==> trial 95 <==
## fir_filter
module fir_filter
#(
    parameter NUM_ELEMENTS = 7
)
(
    input clk,
    input rst,
    input [ 7 : 0 ] weight_data,
    input [ 2 : 0 ] weight_idx,
    input weight_valid,
    output weight_ready,
    input [ 7 : 0 ] input_data,
    input input_valid,
    output input_ready,
    output [ 15 : 0 ] output_data,
    input output_ready,
    output output_valid
);
Settings: LEC_CHECK=0, ABC_AREA=1, CAP_MARGIN=5, CELL_PAD_IN_SITES_DETAIL_PLACEMENT=2, CELL_PAD_IN_SITES_GLOBAL_PLACEMENT=3, CORE_ASPECT_RATIO=0.69, CORE_MARGIN=7, CORE_UTILIZATION=39, CTS_CLUSTER_DIAMETER=50, CTS_CLUSTER_SIZE=77, GPL_ROUTABILITY_DRIVEN=1, GPL_TIMING_DRIVEN=1, MAX_ROUTING_LAYER=met4, MIN_ROUTING_LAYER=met2, PLACE_DENSITY_LB_ADDON=0.13, SETUP_SLACK_MARGIN=-1.32, SLEW_MARGIN=20, TNS_END_PERCENT=10; clock period 20.3 ns.
run.sh (not shown) runs the stock make flow with config.mk's settings and CLKGATE_MAP_FILE=.
==> inputs of build 40, as changes to trial 95 <==
Settings changed: CAP_MARGIN 5 to 20, CELL_PAD_IN_SITES_DETAIL_PLACEMENT 2 to not set, CELL_PAD_IN_SITES_GLOBAL_PLACEMENT 3 to not set, CORE_ASPECT_RATIO 0.69 to not set, CORE_MARGIN 7 to 2, CORE_UTILIZATION 39 to 72, CTS_CLUSTER_DIAMETER 50 to not set, CTS_CLUSTER_SIZE 77 to not set, GPL_ROUTABILITY_DRIVEN 1 to not set, GPL_TIMING_DRIVEN 1 to not set, MAX_ROUTING_LAYER met4 to not set, MIN_ROUTING_LAYER met2 to not set, PLACE_DENSITY_LB_ADDON 0.13 to not set, SETUP_SLACK_MARGIN -1.32 to not set, TNS_END_PERCENT 10 to not set.
==> flow/constraint.sdc (replaced) <==
create_clock -name core_clock -period 11.5 [get_ports {clk}]
set_input_delay 2.3000 -clock core_clock [delete_from_list [all_inputs] [get_ports {clk}]]
set_output_delay 2.3000 -clock core_clock [all_outputs]
set_load 0.01 [all_outputs]
==> inputs of trial 56, as changes to trial 95 <==
Settings changed: CAP_MARGIN 5 to 20, CELL_PAD_IN_SITES_DETAIL_PLACEMENT 2 to not set, CELL_PAD_IN_SITES_GLOBAL_PLACEMENT 3 to not set, CORE_ASPECT_RATIO 0.69 to 0.78, CORE_MARGIN 7 to 2, CORE_UTILIZATION 39 to 40, CTS_CLUSTER_DIAMETER 50 to 274, CTS_CLUSTER_SIZE 77 to 26, GPL_ROUTABILITY_DRIVEN 1 to not set, GPL_TIMING_DRIVEN 1 to not set, MAX_ROUTING_LAYER met4 to not set, MIN_ROUTING_LAYER met2 to not set, PLACE_DENSITY_LB_ADDON 0.13 to not set, SETUP_SLACK_MARGIN -1.32 to not set, TNS_END_PERCENT 10 to not set.
==> flow/constraint.sdc (replaced) <==
create_clock -name core_clock -period 13.0 [get_ports {clk}]
set_input_delay 2.6000 -clock core_clock [delete_from_list [all_inputs] [get_ports {clk}]]
set_output_delay 2.6000 -clock core_clock [all_outputs]
set_load 0.01 [all_outputs]
==> notes.md <==
The run has ended; figures from its reports follow.

The starting density of the core came out at 40.2%. The met3 wire length came out at 3.69 mm. The final critical path time including I/O delays and setup came out at 11.13 ns.

The routed length on met2 is 20.7 mm. The switching component of the power was reported as 0.000863 W. After its last routability iteration, the placer logged a weighted congestion of 0.911. The flow ran to the end and the layout has no timing, DRC or antenna violations. The floorplan die area came out at 51400 µm². The sequential portion of the cell area is 13.1%.
-- figures above: trial 56

==> notes.md <==
The run has ended; figures from its reports follow.

The run finished with no timing, DRC or antenna violations. The routed length on met2 is 21.3 mm. The finished layout reports a core utilization of 75.7%.

The number of placement rows is approximately 60. The sequential portion of the cell area came out at 13.3%. The net switching power of the design is 0.000974 W. For this run, the final setup violation count is recorded as 0.

sky130_fd_sc_hd__inv_1 is the most common cell in the netlist. After synthesis, the design contains 2424 cells according to Yosys. The routability congestion estimate from global placement is 0.898. Wire segments on met3 add up to 3.24 mm in the final route.

The starting density of the core is 73.4%. The final critical path time including I/O delays and setup is 10.61 ns. The count of buffers inserted at the top-level ports came out at 37.
-- figures above: build 40

==> notes.md <==
The run has ended; figures from its reports follow.

For this configuration, the core starts out at a cell density of 39.6%. The final critical path time including I/O delays and setup is around 13 ns. The sequential portion of the cell area came out at 13.1%.

The portion of the post-synthesis area used by sequential elements is 13.7%. The net switching power of the design came out at 0.000639 W. The portion of the layout cell area used by clock cells is 1.51%.

The startpoint identified for the worst hold timing path is values[3][1]$_SDFF_PP0_. The post-synthesis cell count is 2424. The routed length on met2 came out at 33.2 mm. The routability congestion estimate from global placement came out at 0.871.

The area after detailed placement is 20500 µm². The flow ran to the end and the layout has no timing, DRC or antenna violations. The met3 wire length came out at 30.3 mm.
-- figures above: trial 95


---

==> 01-28: inputs <==
Starting RTL as in the previous note.
make LEC_CHECK=0 ABC_AREA=1 CAP_MARGIN=20 CORE_MARGIN=2 CORE_UTILIZATION=72 CTS_CLUSTER_DIAMETER=400 CTS_CLUSTER_SIZE=100 SLEW_MARGIN=20 finish   # period 7.34 ns
==> 07-20 (differences from 01-28) <==
--- a/flow/config.mk
+++ b/flow/config.mk
@@ -6,9 +6,9 @@
 export NUM_CORES = 4
 export LEC_CHECK = 0
-export ABC_AREA = 1
 export CAP_MARGIN = 20
 export CORE_MARGIN = 2
-export CORE_UTILIZATION = 72
-export CTS_CLUSTER_DIAMETER = 400
-export CTS_CLUSTER_SIZE = 100
+export CORE_UTILIZATION = 65
+export CTS_CLUSTER_DIAMETER = 221
+export SETUP_SLACK_MARGIN = 0.26
 export SLEW_MARGIN = 20
+export TNS_END_PERCENT = 5
==> flow/constraint.sdc (replaced) <==
create_clock -name core_clock -period 9.93 [get_ports {clk}]
set_input_delay 1.9860 -clock core_clock [delete_from_list [all_inputs] [get_ports {clk}]]
set_output_delay 1.9860 -clock core_clock [all_outputs]
set_load 0.01 [all_outputs]
==> 03-07 (differences from 01-28) <==
--- a/flow/config.mk
+++ b/flow/config.mk
@@ -6,9 +6,6 @@
 export NUM_CORES = 4
 export LEC_CHECK = 0
-export ABC_AREA = 1
 export CAP_MARGIN = 20
 export CORE_MARGIN = 2
-export CORE_UTILIZATION = 72
-export CTS_CLUSTER_DIAMETER = 400
-export CTS_CLUSTER_SIZE = 100
+export CORE_UTILIZATION = 40
 export SLEW_MARGIN = 20
==> flow/constraint.sdc (replaced) <==
create_clock -name core_clock -period 13.0 [get_ports {clk}]
set_input_delay 2.6000 -clock core_clock [delete_from_list [all_inputs] [get_ports {clk}]]
set_output_delay 2.6000 -clock core_clock [all_outputs]
set_load 0.01 [all_outputs]
==> 04-14 (differences from 01-28) <==
--- a/flow/config.mk
+++ b/flow/config.mk
@@ -6,9 +6,7 @@
 export NUM_CORES = 4
 export LEC_CHECK = 0
-export ABC_AREA = 1
 export CAP_MARGIN = 20
 export CORE_MARGIN = 2
-export CORE_UTILIZATION = 72
-export CTS_CLUSTER_DIAMETER = 400
-export CTS_CLUSTER_SIZE = 100
+export CORE_UTILIZATION = 71
+export CTS_CLUSTER_DIAMETER = 221
 export SLEW_MARGIN = 20
==> flow/constraint.sdc (replaced) <==
create_clock -name core_clock -period 10.5 [get_ports {clk}]
set_input_delay 2.1000 -clock core_clock [delete_from_list [all_inputs] [get_ports {clk}]]
set_output_delay 2.1000 -clock core_clock [all_outputs]
set_load 0.01 [all_outputs]
==> impl_metrics.env <==
# flow metrics
export IMPL_fin_area_um2=20020
export IMPL_core_um2=46360
export IMPL_dr_wl_met3_mm=1.371
export IMPL_outcome="no timing/DRC/antenna violations"
export IMPL_grt_first_pass_wirelength_mm=73.38
export IMPL_grt_use_met2_pct=35.43
export IMPL_dp_hpwl_mm=38.63
export IMPL_post_cts_buffers=0
export IMPL_firstDrtPassIters=5
export IMPL_clkPwrFrac_pct=16.5
-- figures above: 03-07

==> impl_metrics.env <==
# flow metrics
export IMPL_power_switching_mw=0.9464
export IMPL_clkPwrFrac_pct=16.8
export IMPL_grt_use_met2_pct=55.40
export IMPL_dr_wl_met3_mm=3.646
export IMPL_fin_area_um2=19840
export IMPL_dp_hpwl_mm=37.94
export IMPL_post_cts_buffers=0
export IMPL_nClkBuffers=11
export IMPL_stdcell_count=2255
export IMPL_outcome="no timing/DRC/antenna violations"
export IMPL_core_um2=25980
export IMPL_ant_nets=0
export IMPL_vias_per_cell=5.476
export IMPL_ys_seq_share_pct=14.55
export IMPL_grt_first_pass_wirelength_mm=73.11
export IMPL_syn_area_um2=18710
export IMPL_wl_met2_mm=20.97
export IMPL_nets=2522
export IMPL_firstDrtPassIters=5
-- figures above: 04-14

==> impl_metrics.env <==
# flow metrics
export IMPL_grt_first_pass_wirelength_mm=83.33
export IMPL_dr_wl_met3_mm=4.029
export IMPL_check_failures="negative setup slack"
export IMPL_dp_hpwl_mm=41.98
export IMPL_clkPwrFrac_pct=11.5
export IMPL_core_um2=27030
export IMPL_fin_area_um2=22710
export IMPL_finalSetupViolCount=13
export IMPL_outcome="complete, but fails checks"
export IMPL_firstDrtPassIters=5
export IMPL_post_cts_buffers=17
export IMPL_fin_ws_ns=-1.326
-- figures above: 01-28

==> impl_metrics.env <==
# flow metrics
export IMPL_grt_use_met2_pct=54.48
export IMPL_post_cts_resized=10
export IMPL_crit_buf_inv=7
export IMPL_slowest_stage="fa_1"
export IMPL_firstDrtPassIters=7
export IMPL_post_cts_buffers=4
export IMPL_dr_wl_met3_mm=2.652
export IMPL_tool_warnings=32
export IMPL_dp_hpwl_mm=39.51
export IMPL_comb_cell_share_pct=69.83
export IMPL_ys_ff=112
export IMPL_cp_max_fo=4
export IMPL_portBuffers=37
export IMPL_outcome="no timing/DRC/antenna violations"
export IMPL_ys_sh_adder_pct=55.15
export IMPL_seq_cell_share_pct=13.56
export IMPL_worstMarginPinSlew_ns=0.8844
export IMPL_top_cell_area_share_pct=42.91
export IMPL_grt_first_pass_wirelength_mm=75.40
export IMPL_fin_area_um2=20120
export IMPL_rsz0062_at_grt="yes"
-- figures above: 07-20


---

==> tundra <==
==> flow/design.v <==
`timescale 1ns / 1ps
module fir_filter
#(
    parameter NUM_ELEMENTS = 7
)
(
    input clk,
    input rst,
    input [ 7 : 0 ] weight_data,
    input [ 2 : 0 ] weight_idx,
    input weight_valid,
    output weight_ready,
    input [ 7 : 0 ] input_data,
    input input_valid,
    output input_ready,
    output [ 15 : 0 ] output_data,
    input output_ready,
    output output_valid
);
    assign weight_ready = 1;
    assign input_ready = 1;
    assign output_valid = 1;
    reg [7:0] weights [NUM_ELEMENTS-1:0];
    reg [7:0] values [NUM_ELEMENTS-1:0];
    integer i;
    always@(posedge clk)begin
        if (rst)begin
            for (i = 0; i< NUM_ELEMENTS; i = i+1)
                weights[i] = 0;
        end else if (weight_valid)
            weights[weight_idx] = weight_data;
        for (i = NUM_ELEMENTS-1; i> 0; i=i-1)begin
            values[i] <= rst?0:values[i-1];
        end
        values[0] <= rst?0:input_data;
    end
    wire [15:0] intermediate_sums [NUM_ELEMENTS-1:0];
    assign output_data = intermediate_sums[NUM_ELEMENTS-1];  
    generate
        genvar j;
        for (j = 0; j<NUM_ELEMENTS; j=j+1)begin:summation
            assign intermediate_sums[j] = (j?intermediate_sums[j-1]:0) + values[j]*weights[j];
        end
    endgenerate
endmodule
==> flow/run.sh <==
#!/bin/bash
# the make line also repeats each setting of config.mk as NAME=value (left out here)
make -C /OpenROAD-flow-scripts/flow DESIGN_CONFIG=/design/flow/config.mk WORK_HOME=/design/flow/orfs CLKGATE_MAP_FILE= finish
==> flow/config.mk <==
export PLATFORM = sky130hd
export DESIGN_NAME = fir_filter
export DESIGN_NICKNAME = fir_filter
export VERILOG_FILES = /design/flow/design.v
export SDC_FILE = /design/flow/constraint.sdc
export NUM_CORES = 4
export LEC_CHECK = 0
export ABC_AREA = 0
export CAP_MARGIN = 20
export CELL_PAD_IN_SITES_GLOBAL_PLACEMENT = 0
export CORE_ASPECT_RATIO = 1.22
export CORE_MARGIN = 2
export CORE_UTILIZATION = 72
export CTS_CLUSTER_DIAMETER = 87
export CTS_CLUSTER_SIZE = 79
export GPL_ROUTABILITY_DRIVEN = 1
export GPL_TIMING_DRIVEN = 1
export MIN_ROUTING_LAYER = met1
export PLACE_DENSITY = 0.35
export SETUP_SLACK_MARGIN = 2.35
export SLEW_MARGIN = 20
export TNS_END_PERCENT = 100
==> flow/constraint.sdc <==
create_clock -name core_clock -period 7.86 [get_ports {clk}]
set_input_delay 1.5720 -clock core_clock [delete_from_list [all_inputs] [get_ports {clk}]]
set_output_delay 1.5720 -clock core_clock [all_outputs]
set_load 0.01 [all_outputs]
==> sierra (differences from tundra) <==
Settings changed: ABC_AREA 0 to not set, CELL_PAD_IN_SITES_GLOBAL_PLACEMENT 0 to not set, CORE_ASPECT_RATIO 1.22 to not set, CTS_CLUSTER_DIAMETER 87 to 40, CTS_CLUSTER_SIZE 79 to not set, GPL_ROUTABILITY_DRIVEN 1 to not set, GPL_TIMING_DRIVEN 1 to not set, MAX_ROUTING_LAYER set to met4, MIN_ROUTING_LAYER met1 to not set, PLACE_DENSITY 0.35 to not set, SETUP_SLACK_MARGIN 2.35 to -0.49, TNS_END_PERCENT 100 to not set.
==> flow/constraint.sdc (replaced) <==
create_clock -name core_clock -period 8.1 [get_ports {clk}]
set_input_delay 1.6200 -clock core_clock [delete_from_list [all_inputs] [get_ports {clk}]]
set_output_delay 1.6200 -clock core_clock [all_outputs]
set_load 0.01 [all_outputs]
==> results <==
- Setup slack: tundra is better than sierra (0.0071 ns).
- Of tundra and sierra, tundra has the higher non-clock buffer count (gap 38).
- In count of clock-buffer cells in the layout, sierra and tundra do not differ.
- Between tundra and sierra, the lower critical path depth is in tundra (gap 1).
- Design area: sierra is smaller than tundra (about 3.4%).
- Between sierra and tundra, the lower global-route usage is in sierra (gap 2.6 points).
- tundra reached the layout checks and failed them: setup timing. sierra completed and failed the layout checks on setup timing.
- In die size, sierra and tundra hardly differ.
- Between sierra and tundra, the lower first-iteration DRC count is in sierra (gap about 16%, measured against tundra).
- Between sierra and tundra, the lower total power is in sierra (gap about 11%, measured against tundra).

---

==> inputs of pepper <==
// fir_filter: RTL as listed in full above, without the edits since
clock: 13.0 ns
lec_check: 0
cap_margin: 20
core_aspect_ratio: 0.56
core_margin: 2
core_utilization: 22
gpl_timing_driven: 0
min_routing_layer: met2
place_density_lb_addon: 0.05
setup_slack_margin: 3.51
slew_margin: 20
==> maple: changes against pepper <==
CORE_ASPECT_RATIO = not set   (was 0.56)
CORE_UTILIZATION = 64   (was 22)
GPL_TIMING_DRIVEN = not set   (was 0)
MIN_ROUTING_LAYER = not set   (was met2)
PLACE_DENSITY_LB_ADDON = not set   (was 0.05)
SETUP_SLACK_MARGIN = not set   (was 3.51)
TNS_END_PERCENT = 5   (was not set)
==> flow/constraint.sdc (replaced) <==
create_clock -name core_clock -period 9.99 [get_ports {clk}]
set_input_delay 1.9980 -clock core_clock [delete_from_list [all_inputs] [get_ports {clk}]]
set_output_delay 1.9980 -clock core_clock [all_outputs]
set_load 0.01 [all_outputs]
==> garnet: changes against pepper <==
CORE_ASPECT_RATIO = not set   (was 0.56)
CORE_UTILIZATION = 59   (was 22)
GPL_TIMING_DRIVEN = not set   (was 0)
MIN_ROUTING_LAYER = not set   (was met2)
PLACE_DENSITY_LB_ADDON = not set   (was 0.05)
SETUP_SLACK_MARGIN = 2.29   (was 3.51)
==> flow/constraint.sdc (replaced) <==
create_clock -name core_clock -period 7.94 [get_ports {clk}]
set_input_delay 1.5880 -clock core_clock [delete_from_list [all_inputs] [get_ports {clk}]]
set_output_delay 1.5880 -clock core_clock [all_outputs]
set_load 0.01 [all_outputs]
==> comparison table <==
Via count of the first global-routing pass: maple 13.7k; pepper 22.3k; garnet 14.0k
Starting Density: maple 0.650; pepper 0.224; garnet 0.596
Length of the first detailed-routing pass in iterations: maple 5; pepper 5; garnet 7
Reg-to-reg startpoint: maple values[0][6]; pepper values[0][4]; garnet values[0][2]
CP arrival: maple 7680 ps; pepper 7830 ps; garnet 7490 ps
Clock buffers: maple 10; pepper 9; garnet 12
Worst hold path endpoint: maple values[5][3]; pepper values[6][7]; garnet values[5][1]
Internal Pwr Total: maple 0.00136 W; pepper 0.00121 W; garnet 0.00205 W
Pin count of the biggest net entering global routing: maple 43; pepper 25; garnet 59
Number of placed instances, taps included: maple 2301; pepper 3047; garnet 2474
Seq power: maple 0.000539 W; pepper 0.000415 W; garnet 0.000665 W
Worst reg2reg endpoint: maple values[1][6]; pepper values[1][4]; garnet values[1][2]
Seq area share: maple 0.135; pepper 0.127; garnet 0.123
M1 GR Usage: maple 0.460; pepper 0; garnet 0.438
Reg2reg path depth: maple 2; pepper 4; garnet 2
Post-place instance area: maple 19700 sq um; pepper 20500 sq um; garnet 21000 sq um
Overall power of the completed layout: maple 0.00236 W; pepper 0.00231 W; garnet 0.00354 W
Vertical die size: maple 175 um; pepper 222 um; garnet 182 um
Setup repair bufs after CTS: maple 23; pepper 101; garnet 31
Global-route layer with the greatest usage: maple met2; pepper met3; garnet met2
Status: maple complete, no violations; pepper complete, no violations; garnet failed layout checks
Reasons for failing layout checks: maple -; pepper -; garnet negative setup slack
Final core area utilization: maple 0.701; pepper 0.265; garnet 0.706
Clock tree skew after final layout: maple 16.2 ps; pepper 36.4 ps; garnet 11.4 ps
Power figures rest on the tool's default switching activity, not on a simulated workload.
